## run A
// vga_top
module vga_top(
	input ClkPort,
	input BtnC,
	input BtnU,
	input BtnD,
	input BtnR,
	input BtnL,
	input MoveTick,  
	output hSync, vSync,
	output [3:0] vgaR, vgaG, vgaB,
	output An0, An1, An2, An3, An4, An5, An6, An7,
	output Ca, Cb, Cc, Cd, Ce, Cf, Cg, Dp,
	output MemOE, MemWR, RamCS, QuadSpiFlashCS
	);
Size in the first run: about 3,000 cells after synthesis, ~120 flip-flops, roughly 41 I/O pins.
==> flow/config.mk <==
export PLATFORM = sky130hd
export DESIGN_NAME = vga_top
export DESIGN_NICKNAME = vga_top
export VERILOG_FILES = /design/flow/design.v
export SDC_FILE = /design/flow/constraint.sdc
export NUM_CORES = 4
export LEC_CHECK = 0
export CAP_MARGIN = 20
export CORE_MARGIN = 2
export CORE_UTILIZATION = 65
export CTS_CLUSTER_DIAMETER = 30
export CTS_CLUSTER_SIZE = 62
export SLEW_MARGIN = 20
==> flow/constraint.sdc <==
create_clock -name core_clock -period 5.31 [get_ports {ClkPort}]
set_input_delay 1.0620 -clock core_clock [delete_from_list [all_inputs] [get_ports {ClkPort}]]
set_output_delay 1.0620 -clock core_clock [all_outputs]
set_load 0.01 [all_outputs]
run.sh (not shown) runs the stock make flow with config.mk's settings and CLKGATE_MAP_FILE=.
Finished, but not clean: run A, with setup timing.
What run B does differently from run A at the input level:
Settings: changing CORE_UTILIZATION from 65 to 40; removing CTS_CLUSTER_SIZE (formerly 62); removing CTS_CLUSTER_DIAMETER (formerly 30); setting PLACE_DENSITY to 0.6 for the first time; changing the clock period (ns, I/O delays scaled along) from 5.31 to 9.52.
[summary]
- Flop share of the area (lower): run A
- Compared with run A, run B shows a core utilization that is 34 points lower.
- Run B completed end to end with timing, DRC and antenna clean.
- Area share of fa/ha/maj cells after synthesis: run B vs run A — no meaningful difference
- Number of core rows grows by more than a quarter when moving from run A to run B.
- Run B vs run A — worst voltage drop across the vdd grid dropped 55%.
- Clock buffer instance count of the final layout (run B over run A): increase, 1
- Cell count after placement: run B vs run A up 1.2%
- Run B: chip height is about 27% higher than what run A reported.
diff inputs: run B => run C
Settings: an added SETUP_SLACK_MARGIN of 0.92; a change of CORE_UTILIZATION from 40 to 65; an added TNS_END_PERCENT of 5; a deleted PLACE_DENSITY that had been 0.6; a change of the clock period (ns, I/O delays scaled along) from 9.52 to 5.39.
### Flow results
Relative to run B, the first-pass GRT wire length measured on run C has increased slightly.
Routing usage on met2 on run C is up relative to run B.
Clock network power share was lower in run C than in run B.
From the logs: run C reached the end of the flow and failed the layout checks with setup timing.
Going from run B to run C, worst-skew pair later-pin latency saw a decrease, layout overhead on the synthesized area saw an increase.
On register-to-register slack, the higher figure sits with run B, not run C.
Origin of the worst setup path = sc.xpos2[1]: run B; origin of the worst setup path = sc.ypos2[3]: run C
Higher depth of the most critical reg-to-reg path was reported by run C, not run B.
The inputs of run D differ from those of run C as listed below.
Settings: clearing SETUP_SLACK_MARGIN, which used to be 0.92; swapping 20 for 10 in SLEW_MARGIN; clearing TNS_END_PERCENT, which used to be 5; swapping 65 for 54 in CORE_UTILIZATION; swapping 5.39 for 12.0 in the clock period (ns, I/O delays scaled along).
--- outcome ---
Run D reached the end of the flow, and the finished layout is clean on the timing, DRC and antenna checks.
The power consumption number comes out lower for run D vs run C.
Run D packs its core looser than run C.
Share of total power consumed by net switching for run D is higher than for run C.
--- input diff run D..run E ---
Settings: GPL_TIMING_DRIVEN newly set to 0; GPL_ROUTABILITY_DRIVEN newly set to 0; the clock period (ns, I/O delays scaled along) changed from 12.0 to 9.19.
==> comparison <==
Total iterations of the first detailed-routing run in run E is 7 higher than in run D. Summed negative setup slack over all endpoints: run D vs run E identical. When the final numbers for run E and run D were put side by side, the post-route core utilization turned out to be greater in run E. Global-route wire length before repair: run E better than run D. Diff run D..run E | number of standard cells after synthesis | unchanged. The run with more setup slack is run D; run E has less. In run E, the overall routing resource usage came out 1.4 points below the value in run D. Fraction of power consumed by the clock network: run E higher than run D.

vga_top again, from the RTL that the note above started with.
make LEC_CHECK=0 ABC_AREA=1 CAP_MARGIN=0 CORE_ASPECT_RATIO=0.78 CORE_MARGIN=2 CORE_UTILIZATION=72 CTS_CLUSTER_DIAMETER=195 CTS_CLUSTER_SIZE=27 GPL_ROUTABILITY_DRIVEN=1 GPL_TIMING_DRIVEN=1 PLACE_DENSITY_LB_ADDON=0.08 SLEW_MARGIN=20 TNS_END_PERCENT=35 finish   # period 5.74 ns
The starting point reached the layout checks and failed them: negative setup slack.
Edit:
- CAP_MARGIN: 0 -> 20
- CORE_UTILIZATION: 72 -> 58
- CTS_CLUSTER_DIAMETER: 195 -> default
- CTS_CLUSTER_SIZE: 27 -> 21
- PLACE_DENSITY_LB_ADDON: 0.08 -> default
- SETUP_SLACK_MARGIN: default -> -0.6
- clock period: 5.74 -> 7.72 ns (I/O delays scaled with it)
With this change the flow completed without violations.
Sequential power is lower by 17%.
Final cell count is higher by 1.1%.
Hold slack barely changes.
Critical path depth does not change.
Via count is lower by 1.2%.
Clock power is lower by 30%.
Synthesized cell count does not change.
Utilization is lower by 17 points.
Power is lower by 27%.
Final area is lower by 2.0%.
Edit:
- ABC_AREA: 1 -> default
- CORE_ASPECT_RATIO: 0.78 -> default
- CORE_UTILIZATION: 58 -> 65
- CTS_CLUSTER_SIZE: 21 -> default
- GPL_ROUTABILITY_DRIVEN: 1 -> default
- GPL_TIMING_DRIVEN: 1 -> default
- SETUP_SLACK_MARGIN: -0.6 -> default
- TNS_END_PERCENT: 35 -> default
- clock period: 7.72 -> 8.85 ns (I/O delays scaled with it)
Outcome:
- The changed run went through all stages and came out clean
- sequential power is lower by 30%
- hold slack gains 29 ps
- cell area went down by 11%
- routed wire length goes down by 18%
- combinational power fell by 57%
- total power went down by 51%
- synthesized cell count decreases by 25%

Setup of run 1:
Starting RTL as in the previous note.
make LEC_CHECK=0 ABC_AREA=1 CAP_MARGIN=30 CELL_PAD_IN_SITES_DETAIL_PLACEMENT=2 CELL_PAD_IN_SITES_GLOBAL_PLACEMENT=3 CORE_MARGIN=2 CORE_UTILIZATION=51 GPL_ROUTABILITY_DRIVEN=1 GPL_TIMING_DRIVEN=0 HOLD_SLACK_MARGIN=0.04 MAX_ROUTING_LAYER=met4 PLACE_DENSITY_LB_ADDON=0.02 SLEW_MARGIN=10 TNS_END_PERCENT=30 finish   # period 9.28 ns
Flow for run 1 halted at global placement without I/O (3_1_place_gp_skip_io), error code FLW-0024.
Inputs modified between run 1 and run 2:
# run 1
export LEC_CHECK = 0
export ABC_AREA = 1
export CAP_MARGIN = 30
export CELL_PAD_IN_SITES_DETAIL_PLACEMENT = 2
export CELL_PAD_IN_SITES_GLOBAL_PLACEMENT = 3
export CORE_MARGIN = 2
export CORE_UTILIZATION = 51
export GPL_ROUTABILITY_DRIVEN = 1
export GPL_TIMING_DRIVEN = 0
export HOLD_SLACK_MARGIN = 0.04
export MAX_ROUTING_LAYER = met4
export PLACE_DENSITY_LB_ADDON = 0.02
export SLEW_MARGIN = 10
export TNS_END_PERCENT = 30
create_clock -name core_clock -period 9.28 [get_ports {ClkPort}]
# run 2
export LEC_CHECK = 0
export ABC_AREA = 1
export CAP_MARGIN = 5
export CELL_PAD_IN_SITES_DETAIL_PLACEMENT = 2
export CELL_PAD_IN_SITES_GLOBAL_PLACEMENT = 3
export CORE_MARGIN = 2
export CORE_UTILIZATION = 51
export GPL_ROUTABILITY_DRIVEN = 0
export GPL_TIMING_DRIVEN = 0
export HOLD_SLACK_MARGIN = 0.04
export PLACE_DENSITY_LB_ADDON = 0.02
export SETUP_SLACK_MARGIN = 1.27
export SLEW_MARGIN = 10
create_clock -name core_clock -period 5.31 [get_ports {ClkPort}]
Findings:
Flow for run 2 halted at global placement without I/O (3_1_place_gp_skip_io), error code FLW-0024. Synthesized area: run 1 vs run 2 — no meaningful difference. Re AND-OR/OR-AND share of the synthesized area: no difference whatsoever between run 2 and run 1. As far as area of the placeable core goes, run 2 and run 1 are indistinguishable; the numbers are identical.
Here is what was changed in the inputs of run 3 compared with run 2.
# run 2
export LEC_CHECK = 0
export ABC_AREA = 1
export CAP_MARGIN = 5
export CELL_PAD_IN_SITES_DETAIL_PLACEMENT = 2
export CELL_PAD_IN_SITES_GLOBAL_PLACEMENT = 3
export CORE_MARGIN = 2
export CORE_UTILIZATION = 51
export GPL_ROUTABILITY_DRIVEN = 0
export GPL_TIMING_DRIVEN = 0
export HOLD_SLACK_MARGIN = 0.04
export PLACE_DENSITY_LB_ADDON = 0.02
export SETUP_SLACK_MARGIN = 1.27
export SLEW_MARGIN = 10
create_clock -name core_clock -period 5.31 [get_ports {ClkPort}]
# run 3
export LEC_CHECK = 0
export ABC_AREA = 1
export CAP_MARGIN = 30
export CELL_PAD_IN_SITES_DETAIL_PLACEMENT = 2
export CORE_MARGIN = 2
export CORE_UTILIZATION = 54
export GPL_ROUTABILITY_DRIVEN = 0
export GPL_TIMING_DRIVEN = 0
export HOLD_SLACK_MARGIN = 0.04
export PLACE_DENSITY_LB_ADDON = 0.11
export SLEW_MARGIN = 10
create_clock -name core_clock -period 5.31 [get_ports {ClkPort}]
==> comparison <==
- Looking at horizontal die dimension, run 3 sits below run 2.
- Initial cell density of the core (run 3 over run 2): increase, 2.9 points
- Re count of mapped cells out of synthesis: no difference whatsoever between run 2 and run 3.
- Against run 2, run 3 comes in 2 lower on number of rows in the core area.
- The die of run 3 is smaller than the one used in run 2.
- Run 3: it failed during detailed placement (3_5_place_dp), and the tool reported DPL-0033.
diff inputs: run 3 => run 4
# run 3
export LEC_CHECK = 0
export ABC_AREA = 1
export CAP_MARGIN = 30
export CELL_PAD_IN_SITES_DETAIL_PLACEMENT = 2
export CORE_MARGIN = 2
export CORE_UTILIZATION = 54
export GPL_ROUTABILITY_DRIVEN = 0
export GPL_TIMING_DRIVEN = 0
export HOLD_SLACK_MARGIN = 0.04
export PLACE_DENSITY_LB_ADDON = 0.11
export SLEW_MARGIN = 10
create_clock -name core_clock -period 5.31 [get_ports {ClkPort}]
# run 4
export LEC_CHECK = 0
export CAP_MARGIN = 20
export CORE_MARGIN = 2
export CORE_UTILIZATION = 65
export CTS_CLUSTER_DIAMETER = 30
export CTS_CLUSTER_SIZE = 62
export PLACE_DENSITY_LB_ADDON = 0.01
export SETUP_SLACK_MARGIN = 1.58
export SLEW_MARGIN = 20
export TNS_END_PERCENT = 5
create_clock -name core_clock -period 5.31 [get_ports {ClkPort}]
## What came out
- Run 4 ran in full, but the layout does not pass; the checks complain about setup timing.
- Relative to run 3, the total cell area reported by yosys after synthesis of run 4 is lower by 10%.
- Between run 4 and run 3, it is run 4 whose average cell area after synthesis is higher, by about 20%.
- Going from run 3 to run 4, number of distinct library cell variants in the gate-level netlist after synthesis grew by more than a quarter.
Input-level comparison between run 5 and run 4:
# run 4
export LEC_CHECK = 0
export CAP_MARGIN = 20
export CORE_MARGIN = 2
export CORE_UTILIZATION = 65
export CTS_CLUSTER_DIAMETER = 30
export CTS_CLUSTER_SIZE = 62
export PLACE_DENSITY_LB_ADDON = 0.01
export SETUP_SLACK_MARGIN = 1.58
export SLEW_MARGIN = 20
export TNS_END_PERCENT = 5
create_clock -name core_clock -period 5.31 [get_ports {ClkPort}]
# run 5
export LEC_CHECK = 0
export CAP_MARGIN = 20
export CORE_MARGIN = 2
export CORE_UTILIZATION = 33
export PLACE_DENSITY = 0.6
export SLEW_MARGIN = 20
create_clock -name core_clock -period 12.5 [get_ports {ClkPort}]
## What came out
- Run 5 completed end to end with timing, DRC and antenna clean.
- Run 5 vs run 4 — routed wire length dropped 7.4 mm.
- The top layer reached by signal wires comes out met5 in one run and met4 in the other, namely in run 4 and run 5 respectively.
- Summary — global router's overall resource usage, run 5 relative to run 4: lower, by 28 points.
- Looking at worst-case headroom to the max-slew limit across both flows, run 5 is the stronger of the two, with run 4 trailing.
- Between run 4 and run 5, the flow reports number of DRC markers in iteration 0 decreasing by more than a quarter.

## willow
vga_top again, from the RTL that the note above started with.
Settings: LEC_CHECK=0, ABC_AREA=1, CAP_MARGIN=0, CORE_ASPECT_RATIO=0.7, CORE_MARGIN=2, CORE_UTILIZATION=72, CTS_CLUSTER_DIAMETER=379, CTS_CLUSTER_SIZE=11, PLACE_DENSITY=0.4, SETUP_SLACK_MARGIN=0.69, SLEW_MARGIN=20; clock period 2.91 ns.
The flow ended early for willow: it failed with a tool error in 3_5_place_dp.
Modified inputs, garnet compared to willow
==> flow/config.mk <==
export PLATFORM = sky130hd
export DESIGN_NAME = vga_top
export DESIGN_NICKNAME = vga_top
export VERILOG_FILES = /design/flow/design.v
export SDC_FILE = /design/flow/constraint.sdc
export NUM_CORES = 4
export LEC_CHECK = 0
export CAP_MARGIN = 20
export CORE_MARGIN = 2
export CORE_UTILIZATION = 71
export PLACE_DENSITY = 0.6
export SLEW_MARGIN = 20
==> flow/constraint.sdc <==
create_clock -name core_clock -period 9.52 [get_ports {ClkPort}]
set_input_delay 1.9040 -clock core_clock [delete_from_list [all_inputs] [get_ports {ClkPort}]]
set_output_delay 1.9040 -clock core_clock [all_outputs]
set_load 0.01 [all_outputs]
Results
- garnet finished every stage and its layout cleared the timing, DRC and antenna checks.
- From garnet to willow, number of ports placed on the die boundary did not move at all.
- Between garnet and willow, fraction of the mapped netlist area in compound gates is lower for willow, garnet comes in above that.
- garnet: share of synthesized area occupied by flip-flops and latches is 1.4 points higher than what willow reported.
- garnet against willow: post-synthesis cell type count increased 49%, die outline height increased 14%, placer's final routability congestion estimate decreased about 8%, core utilization at floorplan decreased 0.90 points.
- Area of the core delta for garnet relative to willow: 9.1% lower
- willow → garnet: synthesis area per yosys lower, synthesized area down 10%.
Here is what was changed in the inputs of zinc compared with garnet.
--- a/flow/config.mk
+++ b/flow/config.mk
@@ -8,5 +8,5 @@
 export CAP_MARGIN = 20
 export CORE_MARGIN = 2
-export CORE_UTILIZATION = 71
+export CORE_UTILIZATION = 68
 export PLACE_DENSITY = 0.6
 export SLEW_MARGIN = 20
==> flow/constraint.sdc <==
create_clock -name core_clock -period 6.16 [get_ports {ClkPort}]
set_input_delay 1.2320 -clock core_clock [delete_from_list [all_inputs] [get_ports {ClkPort}]]
set_output_delay 1.2320 -clock core_clock [all_outputs]
set_load 0.01 [all_outputs]
Notes after the runs:
As far as xor/xnor cell area share of the yosys netlist goes, garnet and zinc are indistinguishable; the numbers are identical. Diff garnet and zinc: fraction of area in clock buffers and inverters lower in zinc. Critical path capture point: vgaG[1] -> zinc, vgaB[2] -> garnet. Delta (zinc minus garnet): share of the core filled by cells before placement dropped 3.8 points; worst hold slack dropped 0.0043 ns; power dissipated in the clock network climbed about 50%; global routing usage summed across all routing layers dropped 2.7 points; power climbed 3.5 mW. Of garnet and zinc, zinc shows the higher area of the core, with garnet below it. Between garnet and zinc, the flow reports final wirelength increasing slightly. [zinc] flow finished | final checks: failed | reasons: negative setup slack.
--- input diff zinc..tundra ---
--- a/flow/config.mk
+++ b/flow/config.mk
@@ -6,7 +6,8 @@
 export NUM_CORES = 4
 export LEC_CHECK = 0
+export ABC_AREA = 1
 export CAP_MARGIN = 20
 export CORE_MARGIN = 2
-export CORE_UTILIZATION = 68
+export CORE_UTILIZATION = 72
 export PLACE_DENSITY = 0.6
 export SLEW_MARGIN = 20
==> flow/constraint.sdc <==
create_clock -name core_clock -period 2.91 [get_ports {ClkPort}]
set_input_delay 0.5820 -clock core_clock [delete_from_list [all_inputs] [get_ports {ClkPort}]]
set_output_delay 0.5820 -clock core_clock [all_outputs]
set_load 0.01 [all_outputs]
Findings:
Tool error DPL-0038 stopped tundra during 3_5_place_dp; no final results. Relative to zinc, the initial core utilization of tundra is higher by 4.8 points. Of tundra and zinc, it is tundra that has the higher number of rows created at floorplan. [compare] base=zinc new=tundra: number of storage elements in the synthesis netlist barely changed, area after synthesis +11%, share of synthesized area occupied by flip-flops and latches shows a reduction of 1.4 points. tundra — die area 0.0018 mm2 higher, zinc as reference. Comparing zinc and tundra, the lower cell count after synthesis was measured on zinc. Diff zinc -> tundra | chip area from the yosys synthesis statistics | up by more than 10%.
No activity file was given, so power comes from the tool's default toggle rates.
